==> flow/design.v <==
package calc_pkg;
    typedef struct packed {
        logic on;
        logic off;
        logic mem_rc;
        logic mem_sub;
        logic mem_add;
        logic op_percent;
        logic op_sqrt;
        logic op_div;
        logic op_mul;
        logic op_sub;
        logic op_add;
        logic op_eq;
        logic dot;
        logic num_1;
        logic num_2;
        logic num_3;
        logic num_4;
        logic num_5;
        logic num_6;
        logic num_7;
        logic num_8;
        logic num_9;
        logic num_0;
    } buttons_t;
    typedef enum logic [4:0] {
        B_NONE,          
        B_ON,            
        B_OFF,           
        B_MEM_RC,        
        B_MEM_SUB,       
        B_MEM_ADD,       
        B_OP_PERCENT,    
        B_OP_SQRT,       
        B_OP_DIV,        
        B_OP_MUL,        
        B_OP_SUB,        
        B_OP_ADD,        
        B_OP_EQ,         
        B_DOT,           
        B_NUM_1,         
        B_NUM_2,         
        B_NUM_3,         
        B_NUM_4,         
        B_NUM_5,         
        B_NUM_6,         
        B_NUM_7,         
        B_NUM_8,         
        B_NUM_9,         
        B_NUM_0,         
        B_UNKNOWN        
    } active_button_t;
    function automatic logic isNumberButton(active_button_t active_button);
        isNumberButton = ((active_button >= calc_pkg::B_NUM_1) && (active_button <= calc_pkg::B_NUM_0));
    endfunction
    function automatic logic isOpButton(active_button_t active_button);
        isOpButton = ((active_button >= calc_pkg::B_OP_DIV) && (active_button <= calc_pkg::B_OP_ADD));
    endfunction
    function automatic logic isEqButton(active_button_t active_button);
        isEqButton = (active_button == calc_pkg::B_OP_EQ);
    endfunction
    function automatic logic isDotButton(active_button_t active_button);
        isDotButton = (active_button == calc_pkg::B_DOT);
    endfunction
    typedef logic [3:0] bcd_t;
    function automatic logic [6:0] bcd2segments(bcd_t bcd);
        unique case (bcd)
            4'd0: bcd2segments = 7'b1111110;
            4'd1: bcd2segments = 7'b0110000;
            4'd2: bcd2segments = 7'b1101101;
            4'd3: bcd2segments = 7'b1111001;
            4'd4: bcd2segments = 7'b0110011;
            4'd5: bcd2segments = 7'b1011011;
            4'd6: bcd2segments = 7'b1011111;
            4'd7: bcd2segments = 7'b1110000;
            4'd8: bcd2segments = 7'b1111111;
            4'd9: bcd2segments = 7'b1111011;
            default: bcd2segments = 7'bxxxxxxx;
        endcase
    endfunction
    typedef enum logic [1:0] {
        OP_NONE,
        OP_ADD,
        OP_MUL,
        OP_DIV
    } op_t;
    function automatic op_t button2op(active_button_t active_button);
        unique case (active_button)
            calc_pkg::B_OP_DIV: button2op = calc_pkg::OP_DIV;
            calc_pkg::B_OP_MUL: button2op = calc_pkg::OP_MUL;
            calc_pkg::B_OP_SUB: button2op = calc_pkg::OP_ADD;
            calc_pkg::B_OP_ADD: button2op = calc_pkg::OP_ADD;
            default: button2op = calc_pkg::OP_NONE;
        endcase
    endfunction
    function automatic bcd_t button2bcd(active_button_t active_button);
        unique case (active_button)
            calc_pkg::B_NUM_1: button2bcd = 1;
            calc_pkg::B_NUM_2: button2bcd = 2;
            calc_pkg::B_NUM_3: button2bcd = 3;
            calc_pkg::B_NUM_4: button2bcd = 4;
            calc_pkg::B_NUM_5: button2bcd = 5;
            calc_pkg::B_NUM_6: button2bcd = 6;
            calc_pkg::B_NUM_7: button2bcd = 7;
            calc_pkg::B_NUM_8: button2bcd = 8;
            calc_pkg::B_NUM_9: button2bcd = 9;
            calc_pkg::B_NUM_0: button2bcd = 0;
            default: button2bcd = 0;
        endcase
    endfunction
    parameter NumDigits = 8;
    typedef logic unsigned [$clog2(NumDigits)-1:0] exponent_t;
    typedef struct packed {
        logic error;
        logic sign;
        exponent_t exponent;
        bcd_t [NumDigits-1:0] significand;
    } num_t;
    function automatic num_t neg(num_t num);
        neg = num;
        neg.sign = !num.sign;
    endfunction
endpackage
module alu_add (
    input   logic           clk_i,
    input   logic           rst_i,
    input   logic [36:0]    left_i,      
    input   logic [36:0]    right_i,     
    output  logic           in_ready_o,
    input   logic           in_valid_i,
    output  logic [36:0]    result_o,    
    input   logic           out_ready_i,
    output  logic           out_valid_o
);
typedef enum logic [1:0] {
    S_IDLE,
    S_NORMALIZE,
    S_ADD,
    S_RENORMALIZE
} state_t;
state_t state_d, state_q;
logic [$clog2(calc_pkg::NumDigits):0] counter_d, counter_q;
logic in_ready_d, in_ready_q;
logic out_valid_d, out_valid_q;
assign out_valid_o = out_valid_q;
assign in_ready_o = in_ready_q;
calc_pkg::num_t left_d, left_q;
calc_pkg::num_t right_d, right_q;
calc_pkg::num_t result_d, result_q;
calc_pkg::bcd_t result_extra_d, result_extra_q;
logic carryborrow_d, carryborrow_q;
assign result_o = out_valid_q ? result_q : '0;
logic [4:0] nibble_sum;
always_comb begin
    nibble_sum = 'x;
    carryborrow_d = carryborrow_q;
    if (state_q != S_ADD) begin
        carryborrow_d = 0;
    end else if (left_q.sign == right_q.sign) begin
        nibble_sum =
            left_q.significand[counter_q]
            + right_q.significand[counter_q]
            + 4'(carryborrow_q);
        if (nibble_sum >= 10) begin
            nibble_sum += 6;
        end
        carryborrow_d = nibble_sum[4];
    end else begin
        if (left_q.significand > right_q.significand) begin
            nibble_sum =
                6'(left_q.significand[counter_q])
                - 6'(right_q.significand[counter_q])
                - 6'(carryborrow_q);
        end else begin
            nibble_sum =
                6'(right_q.significand[counter_q])
                - 6'(left_q.significand[counter_q])
                - 6'(carryborrow_q);
        end
        carryborrow_d = nibble_sum[4];
        if ($signed(nibble_sum) < 0) begin
            nibble_sum += 10;
        end
    end
end
always_comb begin
    state_d = state_q;
    out_valid_d = out_valid_q;
    in_ready_d = in_ready_q;
    counter_d = counter_q;
    left_d = left_q;
    right_d = right_q;
    result_d = result_q;
    result_extra_d = result_extra_q;
    unique case (state_q)
        S_IDLE: begin
            result_d = '0;
            if (in_valid_i) begin
                left_d = left_i;
                right_d = right_i;
                state_d = S_NORMALIZE;
                in_ready_d = 0;
            end
        end
        S_NORMALIZE: begin
            if (left_q.exponent < right_q.exponent) begin
                left_d.significand = (left_q.significand >> 4);
                left_d.exponent++;
            end else if (left_q.exponent > right_q.exponent) begin
                right_d.significand = (right_q.significand >> 4);
                right_d.exponent++;
            end else begin
                state_d = S_ADD;
                counter_d = 0;
            end
        end
        S_ADD: begin
            result_d.exponent = left_q.exponent;
            if (left_q.sign == right_q.sign) begin
                result_extra_d = carryborrow_d;
            end
            if (left_q.significand > right_q.significand) begin
                result_d.sign = left_q.sign;
            end else begin
                result_d.sign = right_q.sign;
            end
            result_d.significand[counter_q] = 4'(nibble_sum);
            counter_d++;
            if (counter_d == calc_pkg::NumDigits) begin
                state_d = S_RENORMALIZE;
            end
        end
        S_RENORMALIZE: begin
            if (result_extra_q != '0) begin  
                result_extra_d = '0;
                result_d.significand = ({result_extra_q, result_q.significand} >> 4);
                result_d.exponent++;
                if (result_d.exponent == 0)
                    result_d.error = 1;
            end else if ((result_q.exponent != 0) && (result_q.significand[calc_pkg::NumDigits-1] == 0)) begin  
                result_d.significand = (result_q.significand << 4);
                result_d.exponent--;
            end else begin  
                out_valid_d = 1;
                if (result_d.significand == 0)
                    result_d.sign = 0;
                if (out_valid_q && out_ready_i) begin
                    state_d = S_IDLE;
                    out_valid_d = 0;
                    in_ready_d = 1;
                    result_d = '0;
                end
            end
        end
    endcase
end
always_ff @(posedge clk_i) begin
    if (rst_i) begin
        state_q <= S_IDLE;
        out_valid_q <= 0;
        in_ready_q <= 1;
        counter_q <= '0;
        left_q <= '0;
        right_q <= '0;
        result_q <= '0;
        result_extra_q <= '0;
        carryborrow_q <= 0;
    end else begin
        state_q <= state_d;
        out_valid_q <= out_valid_d;
        in_ready_q <= in_ready_d;
        counter_q <= counter_d;
        left_q <= left_d;
        right_q <= right_d;
        result_q <= result_d;
        result_extra_q <= result_extra_d;
        carryborrow_q <= carryborrow_d;
    end
end
endmodule
==> flow/config.mk <==
export PLATFORM = sky130hd
export DESIGN_NAME = alu_add
export DESIGN_NICKNAME = alu_add
export VERILOG_FILES = /design/flow/design.v
export SDC_FILE = /design/flow/constraint.sdc
export NUM_CORES = 4
export LEC_CHECK = 0
export CAP_MARGIN = 15
export CORE_MARGIN = 2
export CORE_UTILIZATION = 72
export CTS_CLUSTER_DIAMETER = 104
export CTS_CLUSTER_SIZE = 14
export HOLD_SLACK_MARGIN = 0.28
export PLACE_DENSITY_LB_ADDON = 0.15
export SETUP_SLACK_MARGIN = 0.47
export SLEW_MARGIN = 20
==> flow/constraint.sdc <==
create_clock -name core_clock -period 1.56 [get_ports {clk_i}]
set_input_delay 0.3120 -clock core_clock [delete_from_list [all_inputs] [get_ports {clk_i}]]
set_output_delay 0.3120 -clock core_clock [all_outputs]
set_load 0.01 [all_outputs]
run.sh (not shown) runs the stock make flow with config.mk's settings and CLKGATE_MAP_FILE=.
The baseline ended with an error in detailed placement (DPL-0038).
==> next run, changes <==
Settings changed: CAP_MARGIN 15 to 35, CTS_CLUSTER_DIAMETER 104 to unset, CTS_CLUSTER_SIZE 14 to 22, HOLD_SLACK_MARGIN 0.28 to unset, PLACE_DENSITY set to 0.81, PLACE_DENSITY_LB_ADDON 0.15 to unset, SETUP_SLACK_MARGIN 0.47 to unset.
Clock period 1.56 ns to 3.94 ns, I/O delays scaled along.
This time the run finished but failed the layout checks on setup timing.
Die area stays the same.
Area after synthesis is unchanged.
Synthesized cell count does not change.

RTL: the design.v shown in full above, as it stands there.
Settings: LEC_CHECK=0, CAP_MARGIN=20, CORE_MARGIN=2, CORE_UTILIZATION=68, CTS_CLUSTER_DIAMETER=350, SLEW_MARGIN=20; clock period 4.3 ns.
The starting point completed without violations.
Edit:
Settings changed: CORE_UTILIZATION 68 to 40, CTS_CLUSTER_DIAMETER 350 to unset.
Clock period 4.3 ns to 4.76 ns, I/O delays scaled along.
Result:
- worst setup slack gains 0.12 ns
- utilization shrinks by 33 points
- via count shrinks by a little under a tenth

RTL: the design.v shown in full above, as it stands there.
==> flow/config.mk <==
export PLATFORM = sky130hd
export DESIGN_NAME = alu_add
export DESIGN_NICKNAME = alu_add
export VERILOG_FILES = /design/flow/design.v
export SDC_FILE = /design/flow/constraint.sdc
export NUM_CORES = 4
export LEC_CHECK = 0
export CAP_MARGIN = 35
export CORE_MARGIN = 2
export CORE_UTILIZATION = 65
export MAX_ROUTING_LAYER = met5
export SLEW_MARGIN = 15
export TNS_END_PERCENT = 45
==> flow/constraint.sdc <==
create_clock -name core_clock -period 3.96 [get_ports {clk_i}]
set_input_delay 0.7920 -clock core_clock [delete_from_list [all_inputs] [get_ports {clk_i}]]
set_output_delay 0.7920 -clock core_clock [all_outputs]
set_load 0.01 [all_outputs]
Change:
CORE_UTILIZATION = 47   (was 65)
PLACE_DENSITY_LB_ADDON = 0.05   (was not set)
clock period = 3.23 ns   (was 3.96 ns; I/O delays follow)
Outcome: Now the flow finished but fails on negative setup slack. Global-route usage came out lower by 7.7 points. First-iteration DRC count fell by 40%. Sequential share of layout area came out lower by 2.0 points. Power grows by 34%.
Change:
CORE_UTILIZATION = 38   (was 47)
SETUP_SLACK_MARGIN = 0.76   (was not set)
clock period = 6.2 ns   (was 3.23 ns; I/O delays follow)
What happened: This time the run went through all stages and came out clean. Clock-buffer cell count stays the same. Setup slack is better by 1.9 ns. Via count shrinks by 9.3%. Worst hold slack is better by 0.0091 ns.
Change:
CORE_UTILIZATION = 68   (was 38)
CTS_CLUSTER_DIAMETER = 331   (was not set)
CTS_CLUSTER_SIZE = 98   (was not set)
After rerunning:
- synthesized cell count is unchanged
- core utilization went up by 36 points
- final cell count went down by a little under a tenth
- clock-buffer cell count went up by 5
- maximum frequency went up slightly
- global-route usage went up by 16 points
- critical path depth stays the same
- setup slack improved by 0.036 ns

## job 101
// alu_add: RTL as listed in full above, without the edits since
clock: 10.0 ns
lec_check: 0
cap_margin: 20
core_margin: 2
core_utilization: 40
setup_slack_margin: 0.82
slew_margin: 25
Changes in job 102 relative to job 101:
# job 101
export LEC_CHECK = 0
export CAP_MARGIN = 20
export CORE_MARGIN = 2
export CORE_UTILIZATION = 40
export SETUP_SLACK_MARGIN = 0.82
export SLEW_MARGIN = 25
create_clock -name core_clock -period 10.0 [get_ports {clk_i}]
# job 102
export LEC_CHECK = 0
export CAP_MARGIN = 20
export CORE_MARGIN = 2
export CORE_UTILIZATION = 68
export CTS_CLUSTER_DIAMETER = 357
export CTS_CLUSTER_SIZE = 98
export SLEW_MARGIN = 20
create_clock -name core_clock -period 10.0 [get_ports {clk_i}]
--- outcome ---
- Status | job 101 and job 102 | clean
- Comparing job 101 and job 102, the lower transition time at the pin with the least slew margin is on job 101.
- Job 102 against job 101: compound-cell area share of the yosys netlist about even; net count after synthesis has remained practically unchanged; switching share of power rose by 0.47 points; final design utilization grew by 33 points; via count of the routed design saw an increase.
- Summary — share of the final layout cell area in multi-input gates, job 102 relative to job 101: higher, by 0.39 points.
- The lower power in sequential cells of job 101 and job 102 is in job 102.
- Going from job 101 to job 102, worst endpoint data arrival time grows by 0.31 ns.
Input-level comparison between job 103 and job 102:
# job 102
export LEC_CHECK = 0
export CAP_MARGIN = 20
export CORE_MARGIN = 2
export CORE_UTILIZATION = 68
export CTS_CLUSTER_DIAMETER = 357
export CTS_CLUSTER_SIZE = 98
export SLEW_MARGIN = 20
create_clock -name core_clock -period 10.0 [get_ports {clk_i}]
# job 103
export LEC_CHECK = 0
export CAP_MARGIN = 20
export CORE_MARGIN = 9
export CORE_UTILIZATION = 40
export CTS_CLUSTER_DIAMETER = 379
export CTS_CLUSTER_SIZE = 98
export PLACE_DENSITY = 0.35
export SLEW_MARGIN = 20
export TNS_END_PERCENT = 5
create_clock -name core_clock -period 10.0 [get_ports {clk_i}]
## What came out
Cmp job 103 and job 102 / minimum clock period after layout / lower: job 103
In job 103, the count of clock-buffer cells in the layout came out 2 above the value in job 102.
Changes observed in job 103 relative to job 102: signed area change from the synthesized netlist to the final layout rose 1.3 points, via count fell 658, die boundary height rose 41%.
On global-route usage: job 103 sits below job 102.
Changes in job 104 relative to job 103:
# job 103
export LEC_CHECK = 0
export CAP_MARGIN = 20
export CORE_MARGIN = 9
export CORE_UTILIZATION = 40
export CTS_CLUSTER_DIAMETER = 379
export CTS_CLUSTER_SIZE = 98
export PLACE_DENSITY = 0.35
export SLEW_MARGIN = 20
export TNS_END_PERCENT = 5
create_clock -name core_clock -period 10.0 [get_ports {clk_i}]
# job 104
export LEC_CHECK = 0
export ABC_AREA = 1
export CAP_MARGIN = 20
export CELL_PAD_IN_SITES_DETAIL_PLACEMENT = 2
export CORE_ASPECT_RATIO = 0.51
export CORE_MARGIN = 6
export CORE_UTILIZATION = 40
export GPL_ROUTABILITY_DRIVEN = 1
export HOLD_SLACK_MARGIN = 0.06
export MIN_ROUTING_LAYER = met2
export PLACE_DENSITY = 0.87
export SETUP_SLACK_MARGIN = -0.57
export SLEW_MARGIN = 25
create_clock -name core_clock -period 10.0 [get_ports {clk_i}]
==> comparison <==
Job 104 never completed; the flow aborted with a tool error in clock tree synthesis (4_1_cts). Job 104 against job 103: number of cell rows moved down; share of synthesized cell area in and, or, nand and nor gates climbed 6.4 points; and-or/or-and share of the synthesized area has increased; number of cells in the design after placement increased by about 25% relative to the old numbers; chip area from the yosys synthesis statistics rose by 60 µm². Post-place setup slack (higher): job 103. Diff job 103 -> job 104: area of the mapped netlist increased by 0.69% relative to the old numbers; count of instantiated cells in the yosys netlist increased by about 33% relative to the old numbers. Synthesized area per cell went down by more than 10% going from job 103 to job 104. Synthesized cell count in job 104 is 340 above job 103.
Relative to job 104, the following input files were edited for job 105:
# job 104
export LEC_CHECK = 0
export ABC_AREA = 1
export CAP_MARGIN = 20
export CELL_PAD_IN_SITES_DETAIL_PLACEMENT = 2
export CORE_ASPECT_RATIO = 0.51
export CORE_MARGIN = 6
export CORE_UTILIZATION = 40
export GPL_ROUTABILITY_DRIVEN = 1
export HOLD_SLACK_MARGIN = 0.06
export MIN_ROUTING_LAYER = met2
export PLACE_DENSITY = 0.87
export SETUP_SLACK_MARGIN = -0.57
export SLEW_MARGIN = 25
create_clock -name core_clock -period 10.0 [get_ports {clk_i}]
# job 105
export LEC_CHECK = 0
export ABC_AREA = 1
export CAP_MARGIN = 20
export CORE_MARGIN = 2
export CORE_UTILIZATION = 68
export SLEW_MARGIN = 20
create_clock -name core_clock -period 4.73 [get_ports {clk_i}]
- Job 105 finished every step from synthesis to the final layout, and the layout passed the timing, design-rule and antenna checks.
- Job 105 vs job 104 — placed wire-length estimate after detailed placement dropped by more than half
- Compared with job 104, in job 105 instance area at placement has decreased, synthesized flop and latch total roughly the same, fraction of the core area occupied by cells at floorplan +29 points, global placement routability congestion rose by 0.025, area of the core now sits lower.
- Diff job 104 -> job 105: cell total after placement saw a decrease; die outline area now sits lower.
- Between job 104 and job 105, worst-case setup slack after placement decreased.
No activity file was given, so power comes from the tool's default toggle rates.
